<file path="design/flow/run.sh">
#!/bin/bash
# the make line also repeats each setting of config.mk as NAME=value (left out here)
make -C /OpenROAD-flow-scripts/flow DESIGN_CONFIG=/design/flow/config.mk WORK_HOME=/design/flow/orfs CLKGATE_MAP_FILE= finish
</file>
<file path="design/flow/config.mk">
export PLATFORM = sky130hd
export DESIGN_NAME = figan_upconv
export DESIGN_NICKNAME = figan_upconv
export VERILOG_FILES = /design/flow/design.v
export SDC_FILE = /design/flow/constraint.sdc
export NUM_CORES = 4
export LEC_CHECK = 0
export ABC_AREA = 1
export CAP_MARGIN = 0
export CORE_MARGIN = 2
export CORE_UTILIZATION = 72
export CTS_CLUSTER_SIZE = 10
export PLACE_DENSITY = 0.41
export SETUP_SLACK_MARGIN = 1.46
export SLEW_MARGIN = 20
</file>
<file path="design/flow/constraint.sdc">
create_clock -name core_clock -period 6.03 [get_ports {clk}]
set_input_delay 1.2060 -clock core_clock [delete_from_list [all_inputs] [get_ports {clk}]]
set_output_delay 1.2060 -clock core_clock [all_outputs]
set_load 0.01 [all_outputs]
</file>
<file path="design/flow/design.v">
module qmult #(
    parameter N = 16,
    parameter Q = 10
)(
    input signed [N-1:0] a,
    input signed [N-1:0] b,
    output signed [N-1:0] out
);
    wire signed [2*N-1:0] temp;
    assign temp = a * b;
    assign out = temp[Q+N-1 : Q]; 
endmodule
module leaky_relu_layer #(
    parameter DATA_WIDTH = 16
)(
    input  wire clk,
    input  wire rst_n,
    input  wire valid_in,
    input  wire signed [DATA_WIDTH-1:0] data_in,
    output reg  valid_out,
    output reg  signed [DATA_WIDTH-1:0] data_out
);
    wire signed [DATA_WIDTH-1:0] val_shift_3;
    wire signed [DATA_WIDTH-1:0] val_shift_4;
    wire signed [DATA_WIDTH-1:0] val_shift_6;
    wire signed [DATA_WIDTH-1:0] neg_result;
    assign val_shift_3 = data_in >>> 3;  
    assign val_shift_4 = data_in >>> 4;  
    assign val_shift_6 = data_in >>> 6;  
    assign neg_result = val_shift_3 + val_shift_4 + val_shift_6;
    always @(posedge clk or negedge rst_n) begin
        if (!rst_n) begin
            valid_out <= 0;
            data_out  <= 0;
        end 
        else if (valid_in) begin
            valid_out <= 1;
            if (data_in >= 0) begin
                data_out <= data_in;
            end else begin
                data_out <= neg_result;
            end
        end 
        else begin
            valid_out <= 0;
        end
    end
endmodule
module upsample_layer_2d #(
    parameter IN_WIDTH   = 14, 
    parameter DATA_WIDTH = 16
)(
    input  wire clk, rst_n,
    input  wire valid_in,
    input  wire signed [DATA_WIDTH-1:0] data_in,
    output wire ready_in, 
    input  wire ready_out, 
    output reg  valid_out,
    output reg  signed [DATA_WIDTH-1:0] data_out
);
    localparam OUT_WIDTH = IN_WIDTH * 2;
    localparam S_READ_PIXEL  = 0;
    localparam S_EMIT_H_ZERO = 1; 
    localparam S_EMIT_V_ROW  = 2;
    reg [1:0] state;
    reg [15:0] col_cnt; 
    reg [15:0] row_cnt; 
    assign ready_in = (state == S_READ_PIXEL) && ready_out && (!valid_out || ready_out);
    always @(posedge clk or negedge rst_n) begin
        if (!rst_n) begin
            state <= S_READ_PIXEL;
            valid_out <= 0; data_out <= 0;
            col_cnt <= 0; row_cnt <= 0;
        end else begin
            if (valid_out && !ready_out) begin
                valid_out <= 1; 
            end else begin
                valid_out <= 0;  
                case (state)
                    S_READ_PIXEL: begin
                        if (valid_in && ready_out) begin
                            valid_out <= 1;
                            data_out  <= data_in;
                            state     <= S_EMIT_H_ZERO;
                        end
                    end
                    S_EMIT_H_ZERO: begin
                        if (ready_out) begin 
                            valid_out <= 1;
                            data_out  <= 0;
                            if (col_cnt == IN_WIDTH - 1) begin
                                col_cnt <= 0;
                                state   <= S_EMIT_V_ROW;
                            end else begin
                                col_cnt <= col_cnt + 1;
                                state   <= S_READ_PIXEL;
                            end
                        end
                    end
                    S_EMIT_V_ROW: begin
                        if (ready_out) begin
                            valid_out <= 1;
                            data_out  <= 0;
                            if (row_cnt == OUT_WIDTH - 1) begin
                                row_cnt <= 0;
                                state   <= S_READ_PIXEL;
                            end else begin
                                row_cnt <= row_cnt + 1;
                            end
                        end
                    end
                endcase
            end
        end
    end
endmodule
module zero_pad_layer #(
    parameter DATA_WIDTH = 16,
    parameter IMG_WIDTH  = 14,    
    parameter IMG_HEIGHT = 14,    
    parameter PAD_TOP    = 1,
    parameter PAD_BOTTOM = 2,
    parameter PAD_LEFT   = 1,
    parameter PAD_RIGHT  = 2
)(
    input  wire clk, rst_n,
    input  wire valid_in,
    input  wire signed [DATA_WIDTH-1:0] data_in,
    output wire ready_in,
    input  wire ready_out,
    output reg  valid_out,
    output reg  signed [DATA_WIDTH-1:0] data_out
);
    localparam TOTAL_WIDTH  = PAD_LEFT + IMG_WIDTH + PAD_RIGHT;
    localparam TOTAL_HEIGHT = PAD_TOP + IMG_HEIGHT + PAD_BOTTOM;
    reg [15:0] out_x;
    reg [15:0] out_y;
    reg frame_done; 
    reg [11:0] flush_cnt; 
    localparam FLUSH_CYCLES = 1024; 
    wire region_active_x = (out_x >= PAD_LEFT) && (out_x < PAD_LEFT + IMG_WIDTH);
    wire region_active_y = (out_y >= PAD_TOP)  && (out_y < PAD_TOP + IMG_HEIGHT);
    wire inside_content  = region_active_x && region_active_y;
    always @(*) begin
        if (frame_done) begin
            valid_out = 1'b0;
            data_out  = 0;
        end 
        else if (inside_content) begin
            valid_out = valid_in;
            data_out  = data_in;
        end else begin
            valid_out = 1'b1; 
            data_out  = {DATA_WIDTH{1'b0}};
        end
    end
    assign ready_in = !frame_done && (flush_cnt == 0) && inside_content && ready_out;
    wire fire_out = valid_out && ready_out;
    always @(posedge clk or negedge rst_n) begin
        if (!rst_n) begin
            out_x <= 0; out_y <= 0; frame_done <= 0; flush_cnt <= 0;
        end else begin
            if (flush_cnt > 0) begin
                if (fire_out) begin
                    if (flush_cnt == FLUSH_CYCLES) frame_done <= 1;
                    else flush_cnt <= flush_cnt + 1;
                end
            end
            else if (fire_out) begin
                if (out_x == TOTAL_WIDTH - 1) begin
                    out_x <= 0;
                    if (out_y == TOTAL_HEIGHT - 1) flush_cnt <= 1; 
                    else out_y <= out_y + 1;
                end else out_x <= out_x + 1;
            end
        end
    end
endmodule
module conv2d_4x4_layer #(
    parameter IMG_WIDTH  = 16,
    parameter DATA_WIDTH = 16
)(
    input  wire clk,
    input  wire rst_n,
    input  wire valid_in,
    input  wire signed [DATA_WIDTH-1:0] data_in,
    input  wire signed [DATA_WIDTH-1:0] w0, w1, w2, w3,
    input  wire signed [DATA_WIDTH-1:0] w4, w5, w6, w7,
    input  wire signed [DATA_WIDTH-1:0] w8, w9, w10, w11,
    input  wire signed [DATA_WIDTH-1:0] w12, w13, w14, w15,
    input  wire signed [DATA_WIDTH-1:0] bias,
    output reg  valid_out,
    output reg  signed [DATA_WIDTH-1:0] data_out
);
    reg signed [DATA_WIDTH-1:0] line_buff_0 [0:IMG_WIDTH-1];
    reg signed [DATA_WIDTH-1:0] line_buff_1 [0:IMG_WIDTH-1];
    reg signed [DATA_WIDTH-1:0] line_buff_2 [0:IMG_WIDTH-1];
    reg signed [DATA_WIDTH-1:0] win [0:15]; 
    wire signed [DATA_WIDTH-1:0] p[0:15]; 
    wire signed [DATA_WIDTH-1:0] sum;
    reg [9:0] x_cnt, y_cnt;
    integer i;
    qmult m0 (win[15], w0,  p[0]);
    qmult m1 (win[14], w1,  p[1]);
    qmult m2 (win[13], w2,  p[2]);
    qmult m3 (win[12], w3,  p[3]);
    qmult m4 (win[11], w4,  p[4]);
    qmult m5 (win[10], w5,  p[5]);
    qmult m6 (win[9],  w6,  p[6]);
    qmult m7 (win[8],  w7,  p[7]);
    qmult m8 (win[7],  w8,  p[8]);
    qmult m9 (win[6],  w9,  p[9]);
    qmult m10(win[5],  w10, p[10]);
    qmult m11(win[4],  w11, p[11]);
    qmult m12(win[3],  w12, p[12]);
    qmult m13(win[2],  w13, p[13]);
    qmult m14(win[1],  w14, p[14]);
    qmult m15(win[0],  w15, p[15]);
    assign sum = p[0] + p[1] + p[2] + p[3] + 
                 p[4] + p[5] + p[6] + p[7] + 
                 p[8] + p[9] + p[10] + p[11] +
                 p[12] + p[13] + p[14] + p[15] + bias;
    reg valid_req;
    always @(posedge clk or negedge rst_n) begin
        if (!rst_n) begin
            valid_req <= 0;
            valid_out <= 0;
            data_out  <= 0;
            x_cnt <= 0;
            y_cnt <= 0;
            for (i = 0; i < IMG_WIDTH; i = i + 1) begin
                line_buff_0[i] <= 0;
                line_buff_1[i] <= 0;
                line_buff_2[i] <= 0;
            end
            for (i = 0; i < 16; i = i + 1) begin
                win[i] <= 0;
            end
        end 
        else if (valid_in) begin
            line_buff_0[0] <= data_in;
            line_buff_1[0] <= line_buff_0[IMG_WIDTH-1];
            line_buff_2[0] <= line_buff_1[IMG_WIDTH-1];
            for (i = 1; i < IMG_WIDTH; i = i + 1) begin
                line_buff_0[i] <= line_buff_0[i-1];
                line_buff_1[i] <= line_buff_1[i-1];
                line_buff_2[i] <= line_buff_2[i-1];
            end
            win[0] <= data_in; 
            win[1] <= win[0]; win[2] <= win[1]; win[3] <= win[2];
            win[4] <= line_buff_0[IMG_WIDTH-1];
            win[5] <= win[4]; win[6] <= win[5]; win[7] <= win[6];
            win[8] <= line_buff_1[IMG_WIDTH-1];
            win[9] <= win[8]; win[10] <= win[9]; win[11] <= win[10];
            win[12] <= line_buff_2[IMG_WIDTH-1];
            win[13] <= win[12]; win[14] <= win[13]; win[15] <= win[14];
            if (x_cnt == IMG_WIDTH-1) begin
                x_cnt <= 0;
                y_cnt <= y_cnt + 1;
            end else begin
                x_cnt <= x_cnt + 1;
            end
            if (y_cnt >= 3 && x_cnt >= 3) 
                valid_req <= 1;
            else
                valid_req <= 0;
            valid_out <= valid_req;
            data_out  <= sum;
        end
        else begin
            valid_out <= valid_req;
            data_out  <= sum;
            valid_req <= 0;
        end
    end
endmodule
module trans_conv2d_padded_layer #(
    parameter IN_WIDTH   = 7,
    parameter DATA_WIDTH = 16,
    parameter PAD_TOP    = 1,
    parameter PAD_BOTTOM = 2,
    parameter PAD_LEFT   = 1,
    parameter PAD_RIGHT  = 2
)(
    input  wire clk, rst_n,
    input  wire valid_in,
    input  wire signed [DATA_WIDTH-1:0] data_in,
    output wire ready_out, 
    input  wire signed [DATA_WIDTH-1:0] w0,w1,w2,w3,w4,w5,w6,w7,
    input  wire signed [DATA_WIDTH-1:0] w8,w9,w10,w11,w12,w13,w14,w15,
    input  wire signed [DATA_WIDTH-1:0] bias,
    output wire valid_out,
    output wire signed [DATA_WIDTH-1:0] data_out
);
    wire up_valid, up_ready;
    wire signed [DATA_WIDTH-1:0] up_data;
    upsample_layer_2d #(
        .IN_WIDTH(IN_WIDTH), 
        .DATA_WIDTH(DATA_WIDTH)
    ) upsample_inst (
        .clk(clk), .rst_n(rst_n),
        .valid_in(valid_in), .data_in(data_in), .ready_in(ready_out),
        .ready_out(up_ready), .valid_out(up_valid), .data_out(up_data)
    );
    wire pad_valid, pad_ready;
    wire signed [DATA_WIDTH-1:0] pad_data;
    zero_pad_layer #(
        .DATA_WIDTH(DATA_WIDTH),
        .IMG_WIDTH(IN_WIDTH * 2),    
        .IMG_HEIGHT(IN_WIDTH * 2),   
        .PAD_TOP(PAD_TOP), .PAD_BOTTOM(PAD_BOTTOM),
        .PAD_LEFT(PAD_LEFT), .PAD_RIGHT(PAD_RIGHT)
    ) pad_inst (
        .clk(clk), .rst_n(rst_n),
        .valid_in(up_valid), .data_in(up_data), .ready_in(up_ready),
        .ready_out(pad_ready), .valid_out(pad_valid), .data_out(pad_data)
    );
    localparam CONV_IN_WIDTH = (IN_WIDTH * 2) + PAD_LEFT + PAD_RIGHT;
    conv2d_4x4_layer #(
        .IMG_WIDTH(CONV_IN_WIDTH), 
        .DATA_WIDTH(DATA_WIDTH)
    ) conv_inst (
        .clk(clk), .rst_n(rst_n),
        .valid_in(pad_valid), .data_in(pad_data), 
        .w0(w0), .w1(w1), .w2(w2), .w3(w3), .w4(w4), .w5(w5), .w6(w6), .w7(w7),
        .w8(w8), .w9(w9), .w10(w10), .w11(w11), .w12(w12), .w13(w13), .w14(w14), .w15(w15),
        .bias(bias),
        .valid_out(valid_out), .data_out(data_out)
    );
    assign pad_ready = 1'b1; 
endmodule
module w_dec2 #(parameter DATA_WIDTH=16)(
    output wire signed [DATA_WIDTH-1:0] w0, output wire signed [DATA_WIDTH-1:0] w1, output wire signed [DATA_WIDTH-1:0] w2, output wire signed [DATA_WIDTH-1:0] w3, output wire signed [DATA_WIDTH-1:0] w4, output wire signed [DATA_WIDTH-1:0] w5, output wire signed [DATA_WIDTH-1:0] w6, output wire signed [DATA_WIDTH-1:0] w7, output wire signed [DATA_WIDTH-1:0] w8, output wire signed [DATA_WIDTH-1:0] w9, output wire signed [DATA_WIDTH-1:0] w10, output wire signed [DATA_WIDTH-1:0] w11, output wire signed [DATA_WIDTH-1:0] w12, output wire signed [DATA_WIDTH-1:0] w13, output wire signed [DATA_WIDTH-1:0] w14, output wire signed [DATA_WIDTH-1:0] w15, output wire signed [DATA_WIDTH-1:0] bias
);
    assign w0 = 16'h0114;  
    assign w1 = 16'h0108;  
    assign w2 = 16'h00ee;  
    assign w3 = 16'h00fa;  
    assign w4 = 16'h00e9;  
    assign w5 = 16'h00dd;  
    assign w6 = 16'h00cf;  
    assign w7 = 16'h00d9;  
    assign w8 = 16'h00ed;  
    assign w9 = 16'h00d6;  
    assign w10 = 16'h00e7;  
    assign w11 = 16'h00f3;  
    assign w12 = 16'h010e;  
    assign w13 = 16'h00fa;  
    assign w14 = 16'h0104;  
    assign w15 = 16'h0106;  
    assign bias = 16'h0001;  
endmodule
module figan_upconv #(
    parameter DATA_WIDTH = 16
)(
    input  wire clk,
    input  wire rst_n,
    input  wire valid_in,
    input  wire signed [DATA_WIDTH-1:0] data_in,
    output wire ready_out,
    output wire valid_out,
    output wire signed [DATA_WIDTH-1:0] data_out
);
    wire signed [DATA_WIDTH-1:0] w_d2 [0:15]; wire signed [DATA_WIDTH-1:0] b_d2;
    w_dec2 w_d2_inst (.w0(w_d2[0]), .w1(w_d2[1]), .w2(w_d2[2]), .w3(w_d2[3]), .w4(w_d2[4]), .w5(w_d2[5]), .w6(w_d2[6]), .w7(w_d2[7]), .w8(w_d2[8]), .w9(w_d2[9]), .w10(w_d2[10]), .w11(w_d2[11]), .w12(w_d2[12]), .w13(w_d2[13]), .w14(w_d2[14]), .w15(w_d2[15]), .bias(b_d2));
    wire val_d2; wire signed [DATA_WIDTH-1:0] dat_d2;
    trans_conv2d_padded_layer #(
        .IN_WIDTH(14), .DATA_WIDTH(DATA_WIDTH),
        .PAD_TOP(2), .PAD_BOTTOM(3),
        .PAD_LEFT(2), .PAD_RIGHT(3)
    ) dec2 (
        .clk(clk), .rst_n(rst_n), .valid_in(valid_in), .data_in(data_in), .ready_out(ready_out),
        .w0(w_d2[0]), .w1(w_d2[1]), .w2(w_d2[2]), .w3(w_d2[3]), .w4(w_d2[4]), .w5(w_d2[5]), .w6(w_d2[6]), .w7(w_d2[7]), .w8(w_d2[8]), .w9(w_d2[9]), .w10(w_d2[10]), .w11(w_d2[11]), .w12(w_d2[12]), .w13(w_d2[13]), .w14(w_d2[14]), .w15(w_d2[15]), .bias(b_d2), .valid_out(val_d2), .data_out(dat_d2)
    );
    leaky_relu_layer #(.DATA_WIDTH(DATA_WIDTH)) act_d2 (.clk(clk), .rst_n(rst_n), .valid_in(val_d2), .data_in(dat_d2), .valid_out(valid_out), .data_out(data_out));
endmodule
</file>
==> results of run 1 <==
-- what timing repair did --
action,in CTS,in global routing
endpoints found under the setup margin,16,17
gates resized,196,246
gates cloned,0,0
pin swaps,85,183
buffers inserted,32,42
-- cell type report --
cell class              instances  area (um2)
multi-input cells            7419       57900
flip-flops and latches       1800       45100
fillers                      7433       21600
repair buffers               1447       11400
inverters                    2570        9660
clock buffers                 233        5320
well taps                    2044        2560
clock inverters                30         579
diodes                         13        32.5
-- per-layer routing --
layer	GRT usage	up-vias
met4	0.241	6
met2	0.710	5799
met3	0.0699	1756
met1	0.518	45400
met5	0	-
li1	-	40000
-- through the flow --
stage	cell area, um2	utilization	TNS, ps	setup slack [ps]	cells
6_report	133000	0.860	-43010	-3390	15600
4_1_cts	131000	0.850	-33340	-2730	15500
2_1_floorplan	113000	-	-22110	-2150	12200
3_5_place_dp	124000	0.805	-37590	-2970	15200
3_3_place_gp	124000	0.805	-36520	-2960	15200
5_1_grt	133000	0.860	-45250	-3600	15600
==> results.rst, run 1 <==
Run summary
-----------

.. list-table::
   :header-rows: 1

   * - Metric
     - Value
   * - Nets@finish
     - between 15k and 20k
   * - Vias per Instance
     - around 6
   * - Count of TritonRoute iterations in the first routing pass
     - 12
   * - Power of the sequential group
     - between 10 and 15 mW
   * - Die Height
     - roughly 400 um
   * - Met1 wire length
     - about 120000 um
   * - Timing startpoint of the critical path
     - dec2.conv_inst.line_buff_2[1][4]
   * - Root Buffer Master
     - clkbuf_16
   * - Worst Path Arrival
     - between 10000 and 15000 ps
   * - Adder and majority cell fraction of the synthesized area
     - 0.258
   * - Worst Slack Setup Final
     - -3390 ps
   * - Share of power burned in registers
     - 0.505
   * - Startpoint-to-endpoint class of the critical path
     - register to register
   * - Tally of unique sky130hd cells used after synthesis
     - between 60 and 70
   * - Cell-internal power
     - approximately 18 mW
   * - Via count of the first global-routing pass
     - between 90k and 100k
   * - PortBufs
     - 36
   * - SO Faults
     - antenna violations, negative setup slack
   * - XOR/XNOR share of the synthesized area
     - 0.0265
   * - CTS tree
     - yes
   * - Fraction of the cycle the final worst path needs
     - 1.56
   * - Synthesized chip area reported by yosys
     - 112000 um2
   * - Detailed placement HPWL
     - roughly 210000 um
   * - Endpoint of the worst register-to-register path
     - dec2.conv_inst.data_out[15]
   * - Cell type with the highest aggregate area in the netlist
     - dfrtp_1
   * - Average routed wire per standard cell
     - about 22 um
   * - Synth Area in Compound Gates
     - 0.103
   * - Clock Skew
     - 69.4 ps
   * - Cell type group with the largest total delay on the critical path
     - adder cells
   * - Multiplexer fraction of the synthesized cell area
     - 0.000101
   * - Slowest stage cell on the critical path
     - fa_1
   * - Maximum buffer depth of the clock tree
     - 3
   * - Clock edge transition at the registers on the reported setup and hold paths
     - approximately 60 ps
   * - Tot Pwr
     - 23.9 mW
   * - Antenna violations before repair
     - 8
   * - Sequential element share of the synthesized area
     - 0.402
   * - Top-area cell share
     - 0.402
   * - Most used standard cell by instance count after synthesis
     - inv_1
   * - Combinational group share of total power
     - 0.012
   * - Die Wd
     - ~400 um
   * - Simple logic cell fraction of the synthesized area
     - 0.108
   * - CORE AREA
     - roughly 150000 um2
   * - Worst path buffer plus inverter count
     - 10
   * - Detailed Route Iter0 Violations
     - 11.3k
   * - Total length of routed met3 wires
     - around 27000 um
   * - Avg Inst Size Synth
     - roughly 9.2 um2
   * - Worst slew slack as a fraction of its limit
     - 0.219
   * - Class of the most critical hold timing path
     - input pin to asynchronous set/reset pin
   * - Top logic cell family in the synthesized netlist
     - adder cells
   * - Power density over cell area
     - ~180 nW/um2
   * - # hold bufs at CTS
     - 0
   * - Maximum clock rate
     - about 110 MHz
   * - Yosys warning total
     - 13
   * - Switching fraction of total power
     - 0.228
   * - Power in the clock group
     - 11.6 mW
   * - Flop-to-flop setup slack
     - -3390 ps
   * - WL met2
     - approximately 170000 um
   * - H-tree lvl count
     - 4
   * - Result of the run
     - failed layout checks
   * - Register bit total from synthesis
     - approximately 1.8k
   * - Dominant Register Cell
     - dfrtp_1
   * - Sort of element at the end of the critical path
     - register
   * - Congestion Overflow GR
     - 0
   * - Largest net degree at the start of global routing
     - 276
   * - Most prevalent standard cell on the critical path
     - fa_1
   * - Number of enable flip-flop cells
     - 0
   * - Worst hold slack
     - roughly 300 ps
   * - Routability cong.
     - 1.01
   * - Number of pins exceeding their max-slew limit in the final report
     - 0
   * - Fin. Hold Viols
     - 0
   * - Proportion of synthesized flip-flops having asynchronous set or reset
     - 1.00
   * - Total net switching power
     - between 5 and 6 mW
   * - Layout overhead on the synthesized area
     - 18.4%
   * - IO Count
     - 37
   * - Die area
     - around 160000 um2
   * - Critical Path Source Type
     - register
   * - Worst-margin pin slew
     - between 1000 and 1500 ps
   * - Highest fanout seen on the critical path
     - 4
   * - Final critical path time including I/O delays and setup
     - between 9000 and 10000 ps
   * - Cells after Synth
     - 12.2k
   * - Wire length of the first global-routing pass
     - ~520000 um
   * - Antenna Violating Nets Remaining
     - 1
   * - Launch instance of the worst register-to-register path
     - dec2.conv_inst.line_buff_2[1][4]
   * - Floorplan row count
     - ~140
   * - Part of the total power dissipated in the clock network
     - 0.484
   * - Clock buffers created by TritonCTS
     - 205
   * - RSZ-0062 raised after global routing
     - yes
   * - Total via count in the routed design
     - 93.0k
   * - VDD IR max
     - about 0.45 mV
   * - Main area contributors
     - dfrtp_1, fa_1, ha_1
   * - Synthesized netlist net count
     - around 14k
   * - Overall routing resource usage
     - 0.421
   * - Leading post-synthesis cells by instance count
     - inv_1, nand2_1, dfrtp_1
   * - R2R depth
     - 39
   * - Number of warnings in the stage logs
     - between 200 and 250
   * - Top power consumer group
     - registers
   * - Floorplan Utilization
     - 0.726
   * - Number of DRC violations after detailed routing
     - 0
   * - Area of the mapped netlist
     - around 110000 um2
   * - Comb power
     - between 0.2 and 0.3 mW
   * - CP required
     - ~6700 ps
   * - Crit. path cell count
     - 39
   * - Sink Count
     - between 1.5k and 2k
   * - Latest clock arrival within the worst-skew pair
     - just under 900 ps
   * - Max Cap Viol
     - 0
   * - Leakage power summed over all cells
     - 68.8 nW
   * - Peak per-stage delay on the critical path
     - 670 ps
   * - Yosys Instances
     - 12.2k
   * - Number of setup violations in the final report
     - 15
   * - Top routing layer used
     - met5
   * - Detailed-route wire length
     - about 340000 um
   * - End point of the critical path
     - dec2.conv_inst.data_out[15]
==> run 2, diff against run 1 <==
- ABC_AREA: 1 -> not set
- CAP_MARGIN: 0 -> 15
- CTS_CLUSTER_SIZE: 10 -> 55
- GPL_ROUTABILITY_DRIVEN: not set -> 0
- GPL_TIMING_DRIVEN: not set -> 1
- PLACE_DENSITY: 0.41 -> not set
- PLACE_DENSITY_LB_ADDON: not set -> 0.0
- SETUP_SLACK_MARGIN: 1.46 -> 1.15
- TNS_END_PERCENT: not set -> 65
- clock period: 6.03 -> 9.18 ns (I/O delays scaled with it)
==> results.rst, run 2 <==
Run summary
-----------

.. list-table::
   :header-rows: 1

   * - Metric
     - Value
   * - Root Buffer Master
     - clkbuf_16
   * - Adder and majority cell fraction of the synthesized area
     - 0.264
   * - Flop-to-flop setup slack
     - -700 ps
   * - Synthesized netlist net count
     - around 14k
   * - CTS tree
     - yes
   * - Power in the clock group
     - around 8 mW
   * - Fin. Hold Viols
     - 0
   * - Wire length of the first global-routing pass
     - just over 400000 um
   * - Crit. path cell count
     - 33
   * - Finished Layout Cells
     - roughly 15k
   * - Die Height
     - a little under 400 um
   * - Floorplan row count
     - 143
   * - VDD IR max
     - roughly 0.20 mV
   * - Highest fanout seen on the critical path
     - 3
   * - Peak per-stage delay on the critical path
     - a little over 600 ps
   * - Multiplexer fraction of the synthesized cell area
     - 0.000949
   * - RSZ-0062 raised after global routing
     - yes
   * - Latest clock arrival within the worst-skew pair
     - ~860 ps
   * - Launch instance of the worst register-to-register path
     - dec2.conv_inst.win[12][3]
   * - Detailed-route wire length
     - 242000 um
   * - Vias per Instance
     - around 5.4
   * - Maximum clock rate
     - roughly 100 MHz
   * - PortBufs
     - 36
   * - H-tree lvl count
     - 4
   * - Total net switching power
     - 3.44 mW
   * - Number of warnings in the stage logs
     - around 150
   * - Endpoint of the worst register-to-register path
     - dec2.conv_inst.data_out[15]
   * - Slowest stage cell on the critical path
     - fa_1
   * - Floorplan Utilization
     - 0.723
   * - Die area
     - between 150000 and 200000 um2
   * - Detailed placement HPWL
     - around 170000 um
   * - Leakage power summed over all cells
     - approximately 72 nW
   * - Layout overhead on the synthesized area
     - 13.5%
   * - Worst Path Arrival
     - 10530 ps
   * - Worst Hold End
     - dec2.conv_inst.valid_out
   * - Main area contributors
     - dfrtp_1, nand2_1, fa_1
   * - Post-placement cell count
     - 14.3k
   * - IO Count
     - 37
   * - Startpoint-to-endpoint class of the critical path
     - register to register
   * - Combinational group share of total power
     - 0.011
   * - Power of the sequential group
     - ~8 mW
   * - Leading post-synthesis cells by instance count
     - nand2_1, dfrtp_1, inv_1
   * - Worst-margin pin slew
     - between 1000 and 1500 ps
   * - Worst slew slack as a fraction of its limit
     - 0.211
   * - Sink Count
     - between 1.5k and 2k
   * - Congestion Overflow GR
     - 0
   * - Max Cap Viol
     - 0
   * - Simple logic cell fraction of the synthesized area
     - 0.190
   * - Final critical path time including I/O delays and setup
     - between 9000 and 10000 ps
   * - Class of the most critical hold timing path
     - register to register
   * - Most used standard cell by instance count after synthesis
     - nand2_1
   * - Via count of the first global-routing pass
     - ~84k
   * - Share of power burned in registers
     - 0.499
   * - End point of the critical path
     - dec2.conv_inst.data_out[15]
   * - Number of enable flip-flop cells
     - 0
   * - Cell type group with the largest total delay on the critical path
     - adder cells
   * - Switching fraction of total power
     - 0.216
   * - Layout filler cell count
     - ~9k
   * - Cell-internal power
     - about 12 mW
   * - Antenna Violating Nets Remaining
     - 0
   * - Tally of unique sky130hd cells used after synthesis
     - 85
   * - Top-area cell share
     - 0.411
   * - Maximum buffer depth of the clock tree
     - 3
   * - Largest net degree at the start of global routing
     - between 200 and 250
   * - Number of DRC violations after detailed routing
     - 0
   * - Register bit total from synthesis
     - 1800
   * - Area of the mapped netlist
     - about 110000 um2
   * - Proportion of synthesized flip-flops having asynchronous set or reset
     - 1.00
   * - Nets@finish
     - roughly 14k
   * - Comb power
     - between 0.15 and 0.2 mW
   * - Die Wd
     - approximately 400 um
   * - Number of setup violations in the final report
     - 5
   * - WHS Path Cells
     - 0
   * - Synthesized chip area reported by yosys
     - between 100000 and 150000 um2
   * - Clock edge transition at the registers on the reported setup and hold paths
     - roughly 70 ps
   * - Number of pins exceeding their max-slew limit in the final report
     - 0
   * - Worst Slack Setup Final
     - -698 ps
   * - # hold bufs at CTS
     - 0
   * - Cells after Synth
     - between 10k and 15k
   * - Top logic cell family in the synthesized netlist
     - adder cells
   * - Sequential element share of the synthesized area
     - 0.412
   * - Detailed Route Iter0 Violations
     - between 5k and 6k
   * - CP required
     - ~10000 ps
   * - XOR/XNOR share of the synthesized area
     - 0.0274
   * - Part of the total power dissipated in the clock network
     - 0.490
   * - Fraction of the cycle the final worst path needs
     - 1.08
   * - Total via count in the routed design
     - ~79k
   * - Count of TritonRoute iterations in the first routing pass
     - 6
   * - Most prevalent standard cell on the critical path
     - fa_1
   * - Overall routing resource usage
     - 0.322
   * - Clock Skew
     - between 90 and 100 ps
   * - Power density over cell area
     - 128 nW/um2
   * - Result of the run
     - failed layout checks
   * - Top power consumer group
     - registers
   * - Clock buffers created by TritonCTS
     - approximately 180
   * - Avg Inst Size Synth
     - 9.21 um2
   * - Synth Area in Compound Gates
     - 0.0371
   * - R2R depth
     - 33
   * - Antenna violations before repair
     - 3
   * - CORE AREA
     - 151000 um2
   * - Timing startpoint of the critical path
     - dec2.conv_inst.win[12][3]
   * - Sort of element at the end of the critical path
     - register
   * - Worst path buffer plus inverter count
     - 4
   * - Cell type with the highest aggregate area in the netlist
     - dfrtp_1
   * - Hold path startpoint
     - dec2.conv_inst.valid_req
   * - Yosys warning total
     - 13
   * - Critical Path Source Type
     - register
   * - SO Faults
     - negative setup slack
   * - Average routed wire per standard cell
     - roughly 16 um
   * - Summed negative setup slack over all endpoints
     - -2500 ps
   * - Yosys Instances
     - 11.9k
   * - Dominant Register Cell
     - dfrtp_1
run 2: metal layers:
layer | wire (um) | GRT usage | vias to the layer above
met2 | 118000 | 0.531 | 1759
met3 | 10200 | 0.0391 | 564
met1 | 103000 | 0.443 | 39200
met5 | 0 | 0 | -
met4 | 10000 | 0.129 | 0
li1 | - | - | 37400
run 2: layout make-up:
type / instances / area, um2 / share of cell area
sequential: 1800 / 45100 / 0.363
timing repair buffer: 827 / 6650 / 0.0535
clock inverter: 83 / 1180 / 0.00949
tap: 2030 / 2540 / 0.0204
clock buffer: 253 / 5220 / 0.0420
inverter: 1571 / 5900 / 0.0475
multi-input combinational: 8128 / 57700 / 0.464
antenna: 2 / 5.00 / 0.0000403
run 2: what timing repair did:
| item | 4_1_cts | 5_1_grt |
|---|---|---|
| endpoints found under the setup margin | 13 | 13 |
| gates resized | 59 | 83 |
| buffers inserted | 7 | 28 |
| pin swaps | 23 | 71 |
run 2: stage by stage:
| step | power [mW] | hold WS, ps | area, um2 | setup WS (ps) | utilization |
|---|---|---|---|---|---|
| 2_1_floorplan | 8.08 | 331 | 110000 | -146 | - |
| 3_3_place_gp | 8.26 | 338 | 117000 | -605 | 0.772 |
| 3_5_place_dp | 8.26 | 337 | 117000 | -805 | 0.772 |
| 4_1_cts | 16.0 | 350 | 124000 | -664 | 0.817 |
| 5_1_grt | 16.4 | 355 | 124000 | -966 | 0.821 |
| 6_report | 15.9 | 350 | 124000 | -698 | 0.821 |
==> run 3, diff against run 2 <==
- CAP_MARGIN: 15 -> 0
- CELL_PAD_IN_SITES_DETAIL_PLACEMENT: not set -> 2
- CORE_MARGIN: 2 -> 9
- CORE_UTILIZATION: 72 -> 36
- CTS_CLUSTER_DIAMETER: not set -> 26
- CTS_CLUSTER_SIZE: 55 -> 41
- MAX_ROUTING_LAYER: not set -> met4
- MIN_ROUTING_LAYER: not set -> met1
- PLACE_DENSITY_LB_ADDON: 0.0 -> 0.11
- SETUP_SLACK_MARGIN: 1.15 -> -0.22
- TNS_END_PERCENT: 65 -> 30
- clock period: 9.18 -> 8.15 ns (I/O delays scaled with it)
==> results.rst, run 3 <==
Run summary
-----------

.. list-table::
   :header-rows: 1

   * - Metric
     - Value
   * - Cell-internal power
     - between 20 and 25 mW
   * - Nets@finish
     - ~15k
   * - Overall routing resource usage
     - 0.256
   * - Largest net degree at the start of global routing
     - 212
   * - Cells after Synth
     - between 10k and 15k
   * - Sort of element at the end of the critical path
     - register
   * - Multiplexer fraction of the synthesized cell area
     - 0.000949
   * - Instance area at placement
     - approximately 120000 um2
   * - Adder and majority cell fraction of the synthesized area
     - 0.264
   * - Fin. Hold Viols
     - 0
   * - Total net switching power
     - approximately 7.3 mW
   * - Number of DRC violations after detailed routing
     - 0
   * - Layout overhead on the synthesized area
     - 30.3%
   * - Highest fanout seen on the critical path
     - 3
   * - Clock buffers created by TritonCTS
     - 561
   * - Top power consumer group
     - the clock network
   * - Count of TritonRoute iterations in the first routing pass
     - 6
   * - Peak per-stage delay on the critical path
     - 610 ps
   * - Top logic cell family in the synthesized netlist
     - adder cells
   * - R2R depth
     - roughly 43
   * - Combinational group share of total power
     - 0.007
   * - Synthesized netlist net count
     - around 14k
   * - Cell type group with the largest total delay on the critical path
     - adder cells
   * - Floorplan Utilization
     - 0.361
   * - Maximum clock rate
     - 94.4 MHz
   * - Dominant Register Cell
     - dfrtp_1
   * - Fraction of the cycle the final worst path needs
     - 1.30
   * - Worst-margin pin slew
     - ~1100 ps
   * - Final instance area
     - about 140000 um2
   * - RSZ-0062 raised after global routing
     - yes
   * - Comb power
     - 0.216 mW
   * - Synthesized chip area reported by yosys
     - 109000 um2
   * - Layout filler cell count
     - 31.3k
   * - Number of warnings in the stage logs
     - about 150
   * - Launch instance of the worst register-to-register path
     - dec2.conv_inst.line_buff_2[1][3]
   * - Number of enable flip-flop cells
     - 0
   * - Simple logic cell fraction of the synthesized area
     - 0.190
   * - CP required
     - ~9000 ps
   * - End point of the critical path
     - dec2.conv_inst.data_out[15]
   * - Number of pins exceeding their max-slew limit in the final report
     - 0
   * - Worst Slack Setup Final
     - -2440 ps
   * - Detailed-route wire length
     - about 410000 um
   * - Sequential element share of the synthesized area
     - 0.412
   * - Via count of the first global-routing pass
     - ~110k
   * - Power in the clock group
     - about 23 mW
   * - IO Count
     - 37
   * - Startpoint-to-endpoint class of the critical path
     - register to register
   * - Detailed placement HPWL
     - 230000 um
   * - Post-placement cell count
     - 16.6k
   * - Finished Layout Cells
     - roughly 18k
   * - Timing startpoint of the critical path
     - dec2.conv_inst.line_buff_2[1][3]
   * - Number of setup violations in the final report
     - 13
   * - Antenna Violating Nets Remaining
     - 0
   * - CORE AREA
     - 303000 um2
   * - Die Height
     - 569 um
   * - Yosys warning total
     - 13
   * - Power of the sequential group
     - 8.97 mW
   * - Detailed Route Iter0 Violations
     - 4738
   * - Latest clock arrival within the worst-skew pair
     - about 1000 ps
   * - Sink Count
     - 1800
   * - XOR/XNOR share of the synthesized area
     - 0.0274
   * - Class of the most critical hold timing path
     - register to register
   * - Top-area cell share
     - 0.411
   * - Flop-to-flop setup slack
     - -2440 ps
   * - Main area contributors
     - dfrtp_1, nand2_1, fa_1
   * - Share of power burned in registers
     - 0.280
   * - Congestion Overflow GR
     - 0
   * - Slowest stage cell on the critical path
     - fa_2
   * - PortBufs
     - 36
   * - Avg Inst Size Synth
     - about 9.2 um2
   * - Antenna violations before repair
     - 11
   * - Hold path startpoint
     - dec2.conv_inst.valid_req
   * - Post-Place Worst Slack
     - -2290 ps
   * - Switching fraction of total power
     - 0.228
   * - Part of the total power dissipated in the clock network
     - 0.714
   * - Total via count in the routed design
     - 87.9k
   * - Synth Area in Compound Gates
     - 0.0371
   * - Die area
     - ~320000 um2
   * - Average routed wire per standard cell
     - 23.5 um
   * - Maximum buffer depth of the clock tree
     - 4
   * - Cell type with the highest aggregate area in the netlist
     - dfrtp_1
   * - VDD IR max
     - about 0.21 mV
   * - Proportion of synthesized flip-flops having asynchronous set or reset
     - 1.00
   * - Clock edge transition at the registers on the reported setup and hold paths
     - 40 ps
   * - Area of the mapped netlist
     - ~110000 um2
   * - Register bit total from synthesis
     - between 1.5k and 2k
   * - Tally of unique sky130hd cells used after synthesis
     - 85
   * - Yosys Instances
     - about 12k
   * - Critical Path Source Type
     - register
   * - Summed negative setup slack over all endpoints
     - -18870 ps
   * - Clock Skew
     - between 80 and 90 ps
   * - Most used standard cell by instance count after synthesis
     - nand2_1
   * - Result of the run
     - failed layout checks
   * - Crit. path cell count
     - about 43
   * - Leading post-synthesis cells by instance count
     - nand2_1, dfrtp_1, inv_1
   * - Most prevalent standard cell on the critical path
     - inv_2
   * - Worst slew slack as a fraction of its limit
     - 0.252
   * - WHS Path Cells
     - 0
   * - Wire length of the first global-routing pass
     - roughly 640000 um
   * - Endpoint of the worst register-to-register path
     - dec2.conv_inst.data_out[15]
   * - # hold bufs at CTS
     - 0
   * - Root Buffer Master
     - clkbuf_16
   * - H-tree lvl count
     - 6
   * - Leakage power summed over all cells
     - 80.6 nW
   * - Die Wd
     - roughly 570 um
   * - Max Cap Viol
     - 0
   * - Power density over cell area
     - around 230 nW/um2
   * - Worst Path Arrival
     - 11410 ps
   * - Final critical path time including I/O delays and setup
     - between 10000 and 15000 ps
   * - Core Util, Final
     - 0.471
   * - Worst Hold End
     - dec2.conv_inst.valid_out
   * - CTS tree
     - yes
   * - Vias per Instance
     - 4.98
   * - SO Faults
     - negative setup slack
   * - Worst path buffer plus inverter count
     - 10
   * - Floorplan row count
     - ~200
run 3: per-stage QoR:
step	hold slack [ps]	power (mW)
after floorplan	331	9.10
final	339	32.1
after detailed placement	336	9.33
after global routing	352	32.9
after CTS	343	32.4
after global placement	339	9.32
run 3: area by class of cell:
cell class	instances	area [um2]	area share
diodes	6	15.0	0.000105
clock inverters	220	3610	0.0253
clock buffers	791	16200	0.114
inverters	1571	5900	0.0414
flip-flops and latches	1800	45100	0.316
well taps	3978	4980	0.0349
multi-input cells	8128	57700	0.405
repair buffers	1156	9090	0.0638
run 3: what timing repair did:
action                     CTS  global route
setup endpoints to repair   13            13
setup buffers               21            20
pin swaps                   50            53
resized                     99            68
run 3: layer usage:
layer  vias up  GRT usage  share of wire
li1      39100          -              -
met3       923     0.0317          0.027
met4         0     0.0882          0.037
met1     46300      0.289           0.40
met2      1542      0.466           0.54
met5         -          -              0
==> run 4, diff against run 3 <==
- ABC_AREA: not set -> 1
- CAP_MARGIN: 0 -> 20
- CELL_PAD_IN_SITES_DETAIL_PLACEMENT: 2 -> not set
- CORE_MARGIN: 9 -> 2
- CORE_UTILIZATION: 36 -> 69
- CTS_CLUSTER_DIAMETER: 26 -> not set
- CTS_CLUSTER_SIZE: 41 -> 98
- GPL_ROUTABILITY_DRIVEN: 0 -> not set
- GPL_TIMING_DRIVEN: 1 -> not set
- MAX_ROUTING_LAYER: met4 -> not set
- MIN_ROUTING_LAYER: met1 -> not set
- PLACE_DENSITY_LB_ADDON: 0.11 -> not set
- SETUP_SLACK_MARGIN: -0.22 -> not set
- TNS_END_PERCENT: 30 -> not set
- clock period: 8.15 -> 6.69 ns (I/O delays scaled with it)
==> results.rst, run 4 <==
Run summary
-----------

.. list-table::
   :header-rows: 1

   * - Metric
     - Value
   * - Result of the run
     - failed layout checks
   * - SO Faults
     - negative setup slack
   * - Number of warnings in the stage logs
     - 161
   * - Fraction of the cycle the final worst path needs
     - 1.35
   * - Top logic cell family in the synthesized netlist
     - adder cells
   * - CP required
     - between 7000 and 8000 ps
   * - Via count of the first global-routing pass
     - a little under 90k
   * - Latest clock arrival within the worst-skew pair
     - just under 900 ps
   * - Clock edge transition at the registers on the reported setup and hold paths
     - about 60 ps
   * - Number of pins exceeding their max-slew limit in the final report
     - 0
   * - Startpoint-to-endpoint class of the critical path
     - register to register
   * - Die Height
     - approximately 400 um
   * - Yosys Instances
     - 12.2k
   * - Class of the most critical hold timing path
     - register to register
   * - Leading post-synthesis cells by instance count
     - inv_1, nand2_1, dfrtp_1
   * - XOR/XNOR share of the synthesized area
     - 0.0265
   * - CTS tree
     - yes
   * - Number of setup violations in the final report
     - 15
   * - CORE AREA
     - approximately 160000 um2
   * - R2R depth
     - 38
   * - Proportion of synthesized flip-flops having asynchronous set or reset
     - 1.00
   * - Overall routing resource usage
     - 0.344
   * - Wire length of the first global-routing pass
     - about 450000 um
   * - Cell type with the highest aggregate area in the netlist
     - dfrtp_1
   * - PortBufs
     - 36
   * - Launch instance of the worst register-to-register path
     - dec2.conv_inst.line_buff_2[1][8]
   * - Flop-to-flop setup slack
     - -2360 ps
   * - Area of the mapped netlist
     - 112000 um2
   * - Tally of unique sky130hd cells used after synthesis
     - 61
   * - Number of enable flip-flop cells
     - 0
   * - Total net switching power
     - roughly 4.8 mW
   * - Summed negative setup slack over all endpoints
     - -27050 ps
   * - Average routed wire per standard cell
     - approximately 18 um
   * - Worst Slack Setup Final
     - -2360 ps
   * - Tot Pwr
     - between 20 and 25 mW
   * - Detailed placement HPWL
     - 199000 um
   * - Leakage power summed over all cells
     - slightly below 70 nW
   * - Nets@finish
     - between 15k and 20k
   * - IO Count
     - 37
   * - Post-Place Worst Slack
     - -2240 ps
   * - H-tree lvl count
     - 4
   * - Yosys warning total
     - 13
   * - Floorplan Utilization
     - 0.696
   * - Cell type group with the largest total delay on the critical path
     - adder cells
   * - Synthesized chip area reported by yosys
     - ~110000 um2
   * - Cells after Synth
     - 12.2k
   * - Power density over cell area
     - 165 nW/um2
   * - Maximum buffer depth of the clock tree
     - 3
   * - Top power consumer group
     - registers
   * - Combinational group share of total power
     - 0.011
   * - Multiplexer fraction of the synthesized cell area
     - 0.000101
   * - # hold bufs at CTS
     - 0
   * - Detailed-route wire length
     - between 200000 and 300000 um
   * - Worst Path Arrival
     - 9740 ps
   * - Vias per Instance
     - between 5 and 6
   * - Antenna Violating Nets Remaining
     - 0
   * - Worst path buffer plus inverter count
     - 11
   * - Max Cap Viol
     - 0
   * - Sort of element at the end of the critical path
     - register
   * - Total via count in the routed design
     - 85.8k
   * - End point of the critical path
     - dec2.conv_inst.data_out[15]
   * - Main area contributors
     - dfrtp_1, fa_1, ha_1
   * - Hold path startpoint
     - dec2.conv_inst.valid_req
   * - Root Buffer Master
     - clkbuf_16
   * - Slowest stage cell on the critical path
     - fa_1
   * - Maximum clock rate
     - 110 MHz
   * - Crit. path cell count
     - 38
   * - RSZ-0062 raised after global routing
     - yes
   * - Floorplan row count
     - ~150
   * - Worst slew slack as a fraction of its limit
     - 0.251
   * - Top-area cell share
     - 0.402
   * - Worst Hold End
     - dec2.conv_inst.valid_out
   * - Final critical path time including I/O delays and setup
     - 9050 ps
   * - Switching fraction of total power
     - 0.220
   * - Worst-margin pin slew
     - 1120 ps
   * - Share of power burned in registers
     - 0.499
   * - Highest fanout seen on the critical path
     - 5
   * - Die area
     - approximately 170000 um2
   * - Part of the total power dissipated in the clock network
     - 0.490
   * - Adder and majority cell fraction of the synthesized area
     - 0.258
   * - Detailed Route Iter0 Violations
     - between 6k and 7k
   * - Cell-internal power
     - between 15 and 20 mW
   * - Simple logic cell fraction of the synthesized area
     - 0.108
   * - Layout overhead on the synthesized area
     - 18.3%
   * - Most used standard cell by instance count after synthesis
     - inv_1
   * - VDD IR max
     - about 0.36 mV
   * - Power in the clock group
     - roughly 11 mW
   * - WHS Path Cells
     - 0
   * - Largest net degree at the start of global routing
     - 277
   * - Power of the sequential group
     - roughly 11 mW
   * - Clock Skew
     - approximately 81 ps
   * - Synthesized netlist net count
     - 14.0k
   * - Register bit total from synthesis
     - roughly 1.8k
   * - Sink Count
     - 1800
   * - Core Util, Final
     - 0.823
   * - Comb power
     - 0.237 mW
   * - Fin. Hold Viols
     - 0
   * - Timing startpoint of the critical path
     - dec2.conv_inst.line_buff_2[1][8]
   * - Die Wd
     - about 400 um
   * - Sequential element share of the synthesized area
     - 0.402
   * - Count of TritonRoute iterations in the first routing pass
     - 6
   * - Number of DRC violations after detailed routing
     - 0
   * - Antenna violations before repair
     - 1
   * - Dominant Register Cell
     - dfrtp_1
   * - Most prevalent standard cell on the critical path
     - fa_1
   * - Endpoint of the worst register-to-register path
     - dec2.conv_inst.data_out[15]
   * - Clock buffers created by TritonCTS
     - about 180
   * - Critical Path Source Type
     - register
   * - Congestion Overflow GR
     - 0
   * - Synth Area in Compound Gates
     - 0.103
   * - Routability cong.
     - ~0.99
   * - Peak per-stage delay on the critical path
     - 690 ps
   * - Avg Inst Size Synth
     - 9.20 um2
## run 4: what timing repair did
item	4_1_cts	5_1_grt
setup endpoints to repair	15	15
pin swaps	193	110
buffers inserted	44	31
gates resized	262	113
## run 4: final cells by class
| cell class | instances | area (um2) |
|---|---|---|
| diodes | 1 | 2.50 |
| clock buffers | 264 | 5240 |
| clock inverters | 71 | 1130 |
| fillers | 9676 | 28500 |
| inverters | 2570 | 9660 |
| multi-input cells | 7419 | 57700 |
| flip-flops and latches | 1800 | 45100 |
| well taps | 2160 | 2700 |
| repair buffers | 1390 | 10900 |
## run 4: through the flow
stage | cells | hold slack (ps) | area [um2]
finish | 15700 | 364 | 132000
global route | 15700 | 375 | 132000
global placement | 15300 | 341 | 124000
CTS | 15600 | 364 | 132000
floorplan | 12200 | 331 | 113000
detailed placement | 15300 | 341 | 124000
## run 4: routing by layer
metal  routed length [um]  track usage  vias up
met5                    0            0        -
met4                11900        0.135        0
met3                13900       0.0488      636
met2               139000        0.580     2450
met1               115000        0.452    42700
li1                     -            -    40000
==> run 5, diff against run 4 <==
- ABC_AREA: 1 -> not set
- CAP_MARGIN: 20 -> 5
- CELL_PAD_IN_SITES_GLOBAL_PLACEMENT: not set -> 0
- CORE_MARGIN: 2 -> 5
- CORE_UTILIZATION: 69 -> 38
- CTS_CLUSTER_SIZE: 98 -> not set
- GPL_ROUTABILITY_DRIVEN: not set -> 1
- MAX_ROUTING_LAYER: not set -> met4
- SLEW_MARGIN: 20 -> 15
- clock period: 6.69 -> 10.7 ns (I/O delays scaled with it)
==> results.rst, run 5 <==
Run summary
-----------

.. list-table::
   :header-rows: 1

   * - Metric
     - Value
   * - Multiplexer fraction of the synthesized cell area
     - 0.000949
   * - Final critical path time including I/O delays and setup
     - between 10000 and 15000 ps
   * - Flop-to-flop setup slack
     - roughly 450 ps
   * - Leakage power summed over all cells
     - just under 70 nW
   * - Post-placement cell count
     - 15.4k
   * - Adder and majority cell fraction of the synthesized area
     - 0.264
   * - Dominant Register Cell
     - dfrtp_1
   * - Simple logic cell fraction of the synthesized area
     - 0.190
   * - RSZ-0062 raised after global routing
     - no
   * - Congestion Overflow GR
     - 0
   * - Total net switching power
     - 3.11 mW
   * - Synth Area in Compound Gates
     - 0.0371
   * - Number of enable flip-flop cells
     - 0
   * - Die Height
     - ~550 um
   * - Combinational group share of total power
     - 0.011
   * - Met2 demand-to-capacity share in global routing
     - 0.237
   * - WHS Path Cells
     - 0
   * - Area of the mapped netlist
     - between 100000 and 150000 um2
   * - Number of setup violations in the final report
     - 0
   * - Die area
     - roughly 300000 um2
   * - Detailed placement HPWL
     - roughly 160000 um
   * - CTS tree
     - yes
   * - Startpoint-to-endpoint class of the critical path
     - register to register
   * - Clock Skew
     - between 100 and 150 ps
   * - Most used standard cell by instance count after synthesis
     - nand2_1
   * - Highest fanout seen on the critical path
     - 5
   * - Avg Inst Size Synth
     - a little over 9 um2
   * - Maximum buffer depth of the clock tree
     - 3
   * - Cells after Synth
     - ~12k
   * - Worst path buffer plus inverter count
     - 7
   * - Number of pins exceeding their max-slew limit in the final report
     - 0
   * - Vias per Instance
     - 4.57
   * - Sink Count
     - 1800
   * - Number of DRC violations after detailed routing
     - 0
   * - Power density over cell area
     - ~120 nW/um2
   * - Summed negative setup slack over all endpoints
     - 0 ps
   * - Number of warnings in the stage logs
     - around 120
   * - Via count of the first global-routing pass
     - 74.1k
   * - Final instance area
     - ~120000 um2
   * - Wire length of the first global-routing pass
     - between 300000 and 400000 um
   * - Power of the sequential group
     - around 6.8 mW
   * - Sequential element share of the synthesized area
     - 0.412
   * - Instance area at placement
     - approximately 110000 um2
   * - CORE AREA
     - approximately 290000 um2
   * - R2R depth
     - around 40
   * - Synthesized netlist net count
     - around 14k
   * - Tally of unique sky130hd cells used after synthesis
     - between 80 and 90
   * - Root Buffer Master
     - clkbuf_16
   * - Clock buffers created by TritonCTS
     - roughly 200
   * - Latest clock arrival within the worst-skew pair
     - ~900 ps
   * - Maximum clock rate
     - around 98 MHz
   * - Cell type with the highest aggregate area in the netlist
     - dfrtp_1
   * - Worst Hold End
     - dec2.conv_inst.valid_out
   * - Main area contributors
     - dfrtp_1, nand2_1, fa_1
   * - Total via count in the routed design
     - roughly 70k
   * - M3 GR Usage
     - 0.0229
   * - Top power consumer group
     - the clock network
   * - Layout overhead on the synthesized area
     - 10.3%
   * - CP required
     - around 11000 ps
   * - H-tree lvl count
     - 4
   * - Most prevalent standard cell on the critical path
     - fa_1
   * - Average routed wire per standard cell
     - about 14 um
   * - XOR/XNOR share of the synthesized area
     - 0.0274
   * - Class of the most critical hold timing path
     - register to register
   * - Max Cap Viol
     - 0
   * - Synthesized chip area reported by yosys
     - approximately 110000 um2
   * - Result of the run
     - finished clean
   * - Hold path startpoint
     - dec2.conv_inst.valid_req
   * - Largest net degree at the start of global routing
     - around 210
   * - Antenna violations before repair
     - 4
   * - Power in the clock group
     - a little over 7 mW
   * - M1 GR Usage
     - 0.227
   * - Slowest stage cell on the critical path
     - fa_1
   * - Fraction of the cycle the final worst path needs
     - 0.958
   * - Detailed Route Iter0 Violations
     - a little under 5k
   * - Worst Path Arrival
     - roughly 11000 ps
   * - Detailed-route wire length
     - around 220000 um
   * - Peak per-stage delay on the critical path
     - roughly 550 ps
   * - Comb power
     - approximately 0.15 mW
   * - Yosys warning total
     - 13
   * - Floorplan row count
     - 197
   * - Leading post-synthesis cells by instance count
     - nand2_1, dfrtp_1, inv_1
   * - Sort of element at the end of the critical path
     - register
   * - Floorplan Utilization
     - 0.381
   * - Nets@finish
     - around 14k
   * - Share of power burned in registers
     - 0.481
   * - Finished Layout Cells
     - ~16k
   * - Clock edge transition at the registers on the reported setup and hold paths
     - about 70 ps
   * - Timing startpoint of the critical path
     - dec2.conv_inst.line_buff_2[1][3]
   * - Worst-margin pin slew
     - roughly 1000 ps
   * - Worst slew slack as a fraction of its limit
     - 0.328
   * - Routability cong.
     - a little under 0.9
   * - Part of the total power dissipated in the clock network
     - 0.508
   * - IO Count
     - 37
   * - Cell-internal power
     - between 10 and 15 mW
   * - Top logic cell family in the synthesized netlist
     - adder cells
   * - Yosys Instances
     - ~12k
   * - Core Util, Final
     - 0.420
   * - Fin. Hold Viols
     - 0
   * - Cell type group with the largest total delay on the critical path
     - adder cells
   * - Crit. path cell count
     - 40
   * - Critical Path Source Type
     - register
   * - Proportion of synthesized flip-flops having asynchronous set or reset
     - 1.00
   * - Register bit total from synthesis
     - 1800
   * - Count of TritonRoute iterations in the first routing pass
     - 7
   * - Endpoint of the worst register-to-register path
     - dec2.conv_inst.data_out[15]
   * - Antenna Violating Nets Remaining
     - 0
   * - Top-area cell share
     - 0.411
   * - End point of the critical path
     - dec2.conv_inst.data_out[15]
   * - Die Wd
     - between 500 and 600 um
   * - VDD IR max
     - about 0.16 mV
   * - Global routing's busiest layer
     - met2
   * - PortBufs
     - 36
   * - Switching fraction of total power
     - 0.220
   * - Overall routing resource usage
     - 0.158
   * - Launch instance of the worst register-to-register path
     - dec2.conv_inst.line_buff_2[1][3]
-- run 5: through the flow --
| stage | hold WS [ps] | setup WS [ps] | total power, mW |
|---|---|---|---|
| 6_report | 347 | 452 | 14.1 |
| 3_3_place_gp | 340 | 308 | 7.09 |
| 5_1_grt | 353 | 1.14 | 14.7 |
| 3_5_place_dp | 336 | 297 | 7.09 |
| 4_1_cts | 350 | 271 | 14.4 |
| 2_1_floorplan | 331 | 939 | 6.93 |
-- run 5: area by class of cell --
| type | instances | area (um2) |
|---|---|---|
| fillers | 28500 | 167000 |
| multi-input cells | 8128 | 56900 |
| flip-flops and latches | 1800 | 45100 |
| inverters | 1571 | 5900 |
| clock buffers | 294 | 5880 |
| well taps | 3781 | 4730 |
| clock inverters | 72 | 1170 |
| repair buffers | 109 | 1110 |
| diodes | 2 | 5.00 |
-- run 5: what timing repair did --
item / 4_1_cts / 5_1_grt
resized: 0 / 9
setup buffers: 0 / 1
endpoints found under the setup margin: 0 / 1
hold buffers: 0 / 0
-- run 5: metal layers --
metal	vias to the layer above	routed length, um
met1	34900	112000
met5	-	0
li1	36100	-
met3	257	8120
met2	699	98900
met4	0	4470
==> run 6, diff against run 5 <==
- CAP_MARGIN: 5 -> 15
- CELL_PAD_IN_SITES_GLOBAL_PLACEMENT: 0 -> not set
- CORE_MARGIN: 5 -> 2
- CORE_UTILIZATION: 38 -> 72
- CTS_CLUSTER_SIZE: not set -> 55
- GPL_ROUTABILITY_DRIVEN: 1 -> 0
- GPL_TIMING_DRIVEN: not set -> 1
- MAX_ROUTING_LAYER: met4 -> not set
- PLACE_DENSITY_LB_ADDON: not set -> 0.0
- SETUP_SLACK_MARGIN: not set -> 1.62
- SLEW_MARGIN: 15 -> 20
- TNS_END_PERCENT: not set -> 65
- clock period: 10.7 -> 6.33 ns (I/O delays scaled with it)
==> results.rst, run 6 <==
Run summary
-----------

.. list-table::
   :header-rows: 1

   * - Metric
     - Value
   * - Yosys Instances
     - approximately 12k
   * - Top-area cell share
     - 0.411
   * - RSZ-0062 raised after global routing
     - yes
   * - Synthesized chip area reported by yosys
     - around 110000 um2
   * - Most used standard cell by instance count after synthesis
     - nand2_1
   * - Total via count in the routed design
     - just over 80k
   * - Floorplan row count
     - ~140
   * - Average routed wire per standard cell
     - roughly 17 um
   * - Clock Skew
     - ~77 ps
   * - Power in the clock group
     - between 10 and 15 mW
   * - Register bit total from synthesis
     - between 1.5k and 2k
   * - Leakage power summed over all cells
     - ~75 nW
   * - # hold bufs at CTS
     - 0
   * - WHS Path Cells
     - 0
   * - End point of the critical path
     - dec2.conv_inst.data_out[15]
   * - Worst path buffer plus inverter count
     - 9
   * - Crit. path cell count
     - 37
   * - Number of setup violations in the final report
     - 15
   * - Die Height
     - between 300 and 400 um
   * - Layout filler cell count
     - approximately 8.4k
   * - Nets@finish
     - approximately 15k
   * - Largest net degree at the start of global routing
     - around 200
   * - VDD IR max
     - between 0.2 and 0.3 mV
   * - Most prevalent standard cell on the critical path
     - fa_1
   * - Root Buffer Master
     - clkbuf_16
   * - Avg Inst Size Synth
     - a little over 9 um2
   * - Maximum clock rate
     - just under 100 MHz
   * - Detailed Route Iter0 Violations
     - 6218
   * - Maximum buffer depth of the clock tree
     - 3
   * - Sink Count
     - 1800
   * - Critical Path Source Type
     - register
   * - Simple logic cell fraction of the synthesized area
     - 0.190
   * - Yosys warning total
     - 13
   * - SO Faults
     - negative setup slack
   * - Main area contributors
     - dfrtp_1, nand2_1, fa_1
   * - Peak per-stage delay on the critical path
     - roughly 550 ps
   * - Top power consumer group
     - registers
   * - Layout overhead on the synthesized area
     - 16.7%
   * - Worst-margin pin slew
     - between 1000 and 1500 ps
   * - CTS tree
     - yes
   * - Sort of element at the end of the critical path
     - register
   * - Clock edge transition at the registers on the reported setup and hold paths
     - 80 ps
   * - Tally of unique sky130hd cells used after synthesis
     - around 85
   * - Sequential element share of the synthesized area
     - 0.412
   * - Cell type with the highest aggregate area in the netlist
     - dfrtp_1
   * - Count of TritonRoute iterations in the first routing pass
     - 6
   * - Class of the most critical hold timing path
     - register to register
   * - XOR/XNOR share of the synthesized area
     - 0.0274
   * - Detailed placement HPWL
     - approximately 180000 um
   * - Fin. Hold Viols
     - 0
   * - Fraction of the cycle the final worst path needs
     - 1.60
   * - Switching fraction of total power
     - 0.218
   * - R2R depth
     - 37
   * - H-tree lvl count
     - 4
   * - Die Wd
     - around 390 um
   * - Synthesized netlist net count
     - 13.7k
   * - Ant. Diodes
     - 0
   * - Number of warnings in the stage logs
     - about 130
   * - Proportion of synthesized flip-flops having asynchronous set or reset
     - 1.00
   * - Clock buffers created by TritonCTS
     - roughly 180
   * - Startpoint-to-endpoint class of the critical path
     - register to register
   * - Cell type group with the largest total delay on the critical path
     - adder cells
   * - Slowest stage cell on the critical path
     - fa_1
   * - Result of the run
     - failed layout checks
   * - Vias per Instance
     - ~5.4
   * - Flop-to-flop setup slack
     - -3790 ps
   * - Worst Hold End
     - dec2.conv_inst.valid_out
   * - Overall routing resource usage
     - 0.338
   * - Floorplan Utilization
     - 0.723
   * - Die area
     - around 160000 um2
   * - Launch instance of the worst register-to-register path
     - dec2.conv_inst.line_buff_1[0][7]
   * - Antenna violations before repair
     - 1
   * - Area of the mapped netlist
     - roughly 110000 um2
   * - CP required
     - around 7000 ps
   * - Leading post-synthesis cells by instance count
     - nand2_1, dfrtp_1, inv_1
   * - Core Util, Final
     - 0.844
   * - Power of the sequential group
     - between 10 and 15 mW
   * - Worst slew slack as a fraction of its limit
     - 0.251
   * - Wire length of the first global-routing pass
     - about 430000 um
   * - PortBufs
     - 36
   * - Detailed-route wire length
     - 257000 um
   * - Latest clock arrival within the worst-skew pair
     - around 850 ps
   * - Worst hold slack
     - ~350 ps
   * - Number of DRC violations after detailed routing
     - 0
   * - Top logic cell family in the synthesized netlist
     - adder cells
   * - Worst Slack Setup Final
     - -3790 ps
   * - Final critical path time including I/O delays and setup
     - 10120 ps
   * - Cells after Synth
     - between 10k and 15k
   * - Max Cap Viol
     - 0
   * - Congestion Overflow GR
     - 0
   * - Dominant Register Cell
     - dfrtp_1
   * - Cell-internal power
     - 17.9 mW
   * - Timing startpoint of the critical path
     - dec2.conv_inst.line_buff_1[0][7]
   * - Number of pins exceeding their max-slew limit in the final report
     - 0
   * - MI comb area
     - slightly below 60000 um2
   * - Endpoint of the worst register-to-register path
     - dec2.conv_inst.data_out[15]
   * - Antenna Violating Nets Remaining
     - 0
   * - Combinational group share of total power
     - 0.011
   * - IO Count
     - 37
   * - Total net switching power
     - between 5 and 6 mW
   * - Via count of the first global-routing pass
     - a little under 90k
   * - Highest fanout seen on the critical path
     - 3
   * - CORE AREA
     - roughly 150000 um2
   * - Number of enable flip-flop cells
     - 0
   * - Worst Path Arrival
     - 10780 ps
   * - Part of the total power dissipated in the clock network
     - 0.487
   * - Multiplexer fraction of the synthesized cell area
     - 0.000949
   * - Flip-flop and latch area
     - roughly 45000 um2
   * - Adder and majority cell fraction of the synthesized area
     - 0.264
   * - Synth Area in Compound Gates
     - 0.0371
   * - Share of power burned in registers
     - 0.502
   * - Comb power
     - ~0.25 mW
   * - Tot Pwr
     - approximately 23 mW
   * - Hold path startpoint
     - dec2.conv_inst.valid_req
   * - Power density over cell area
     - between 150 and 200 nW/um2
==> run 6: timing repair <==
item | 4_1_cts | 5_1_grt
endpoints found under the setup margin | 16 | 17
buffers inserted | 28 | 23
resized | 104 | 91
cloned | 0 | 0
pin swaps | 84 | 78
==> run 6: stage by stage <==
stage	setup TNS, ps	setup slack [ps]	instance area (um2)	instances
after floorplan	-24290	-3000	110000	11900
after global placement	-35600	-3430	120000	14700
after detailed placement	-38300	-3680	120000	14700
after CTS	-36310	-3540	127000	15100
after global routing	-41950	-4090	128000	15100
final	-38880	-3790	128000	15100
==> run 6: layer usage <==
layer | wire, um | GRT usage | vias up
li1 | - | - | 38300
met1 | 107000 | 0.456 | 40700
met2 | 127000 | 0.563 | 2055
met3 | 11900 | 0.0436 | 641
met4 | 11300 | 0.134 | 0
met5 | 0 | 0 | -
==> run 6: area by class of cell <==
cell class              instances  area share
inverters                    1571      0.0462
well taps                    2030      0.0199
multi-input cells            8128       0.454
repair buffers               1264      0.0786
clock buffers                 252      0.0408
clock inverters                73     0.00813
flip-flops and latches       1800       0.353
==> run 7, diff against run 6 <==
- ABC_AREA: not set -> 1
- CAP_MARGIN: 15 -> 20
- CORE_UTILIZATION: 72 -> 70
- CTS_CLUSTER_SIZE: 55 -> not set
- GPL_ROUTABILITY_DRIVEN: 0 -> not set
- GPL_TIMING_DRIVEN: 1 -> not set
- PLACE_DENSITY_LB_ADDON: 0.0 -> 0.11
- SETUP_SLACK_MARGIN: 1.62 -> 1.0
- TNS_END_PERCENT: 65 -> not set
- clock period: 6.33 -> 8.42 ns (I/O delays scaled with it)
==> results.rst, run 7 <==
Run summary
-----------

.. list-table::
   :header-rows: 1

   * - Metric
     - Value
   * - Layout filler cell count
     - approximately 9.7k
   * - Cell type with the highest aggregate area in the netlist
     - dfrtp_1
   * - Flop-to-flop setup slack
     - -390 ps
   * - Flip-flop and latch area
     - roughly 45000 um2
   * - Synth Area in Compound Gates
     - 0.103
   * - Wire length of the first global-routing pass
     - 447000 um
   * - Total net switching power
     - about 3.8 mW
   * - Result of the run
     - failed layout checks
   * - Worst path buffer plus inverter count
     - 7
   * - Clock Skew
     - ~73 ps
   * - Floorplan Utilization
     - 0.706
   * - Power of the sequential group
     - roughly 8.7 mW
   * - Critical Path Source Type
     - register
   * - Detailed placement HPWL
     - a little under 200000 um
   * - H-tree lvl count
     - 4
   * - Timing startpoint of the critical path
     - dec2.conv_inst.line_buff_2[1][7]
   * - VDD IR max
     - ~0.22 mV
   * - Detailed-route wire length
     - around 270000 um
   * - Layout overhead on the synthesized area
     - 15.4%
   * - Number of setup violations in the final report
     - 8
   * - Final instance area
     - 129000 um2
   * - Synthesized chip area reported by yosys
     - 112000 um2
   * - MI comb area
     - between 50000 and 60000 um2
   * - R2R depth
     - 36
   * - Overall routing resource usage
     - 0.344
   * - Maximum clock rate
     - ~110 MHz
   * - Post-placement cell count
     - 14.8k
   * - XOR/XNOR share of the synthesized area
     - 0.0265
   * - Routability cong.
     - a little under 1
   * - Maximum buffer depth of the clock tree
     - 3
   * - CP required
     - 9100 ps
   * - Cells after Synth
     - about 12k
   * - Top power consumer group
     - registers
   * - SO Faults
     - negative setup slack
   * - Congestion Overflow GR
     - 0
   * - Nets@finish
     - between 10k and 15k
   * - Number of pins exceeding their max-slew limit in the final report
     - 0
   * - Highest fanout seen on the critical path
     - 7
   * - Class of the most critical hold timing path
     - register to register
   * - End point of the critical path
     - dec2.conv_inst.data_out[15]
   * - Proportion of synthesized flip-flops having asynchronous set or reset
     - 1.00
   * - Synthesized netlist net count
     - approximately 14k
   * - Latest clock arrival within the worst-skew pair
     - about 840 ps
   * - IO Count
     - 37
   * - Most prevalent standard cell on the critical path
     - fa_1
   * - Yosys Instances
     - about 12k
   * - Top-area cell share
     - 0.402
   * - Avg Inst Size Synth
     - between 9 and 10 um2
   * - Antenna Violating Nets Remaining
     - 0
   * - Share of power burned in registers
     - 0.504
   * - Antenna violations before repair
     - 7
   * - Hold path startpoint
     - dec2.conv_inst.line_buff_2[7][13]
   * - Launch instance of the worst register-to-register path
     - dec2.conv_inst.line_buff_2[1][7]
   * - Peak per-stage delay on the critical path
     - about 570 ps
   * - Power density over cell area
     - ~130 nW/um2
   * - Register bit total from synthesis
     - ~1.8k
   * - WHS Path Cells
     - 2
   * - Worst-margin pin slew
     - between 1000 and 1500 ps
   * - Tally of unique sky130hd cells used after synthesis
     - 61
   * - Adder and majority cell fraction of the synthesized area
     - 0.258
   * - Area of the mapped netlist
     - ~110000 um2
   * - Final critical path time including I/O delays and setup
     - around 8800 ps
   * - Leakage power summed over all cells
     - ~67 nW
   * - CTS tree
     - yes
   * - Combinational group share of total power
     - 0.011
   * - Die area
     - between 150000 and 200000 um2
   * - Fin. Hold Viols
     - 0
   * - Worst Slack Setup Final
     - -385 ps
   * - Cell-internal power
     - approximately 13 mW
   * - Simple logic cell fraction of the synthesized area
     - 0.108
   * - Detailed Route Iter0 Violations
     - a little over 7k
-- run 7: cell type report --
cell class | count | share of cell area
clock inverters | 81 | 0.00870
flip-flops and latches | 1800 | 0.349
clock buffers | 249 | 0.0395
repair buffers | 1046 | 0.0642
multi-input cells | 7419 | 0.444
diodes | 1 | 0.0000194
well taps | 2072 | 0.0201
inverters | 2570 | 0.0747
-- run 7: stage by stage --
stage          setup TNS, ps  utilization  hold WS, ps  setup slack, ps
2_1_floorplan              0            -          331              239
3_3_place_gp           -2670        0.764          453             -477
3_5_place_dp           -3420        0.764          458             -539
4_1_cts                -1020        0.810          458             -228
5_1_grt                -4800        0.815          480             -644
6_report               -2300        0.815          462             -385
-- run 7: metal layers --
metal | up-vias | global-route usage | part of all wire
met1 | 41600 | 0.453 | 0.41
met2 | 2224 | 0.585 | 0.50
met5 | - | 0 | 0.000091
li1 | 39300 | - | -
met3 | 565 | 0.0430 | 0.050
met4 | 4 | 0.137 | 0.045
-- run 7: repair_timing --
item / 4_1_cts / 5_1_grt
setup endpoints to repair: 14 / 14
hold endpoints to repair: 0 / 0
pin swaps: 102 / 96
setup buffers: 46 / 20
resized: 174 / 158
Power is estimated from default activity; no workload was simulated.
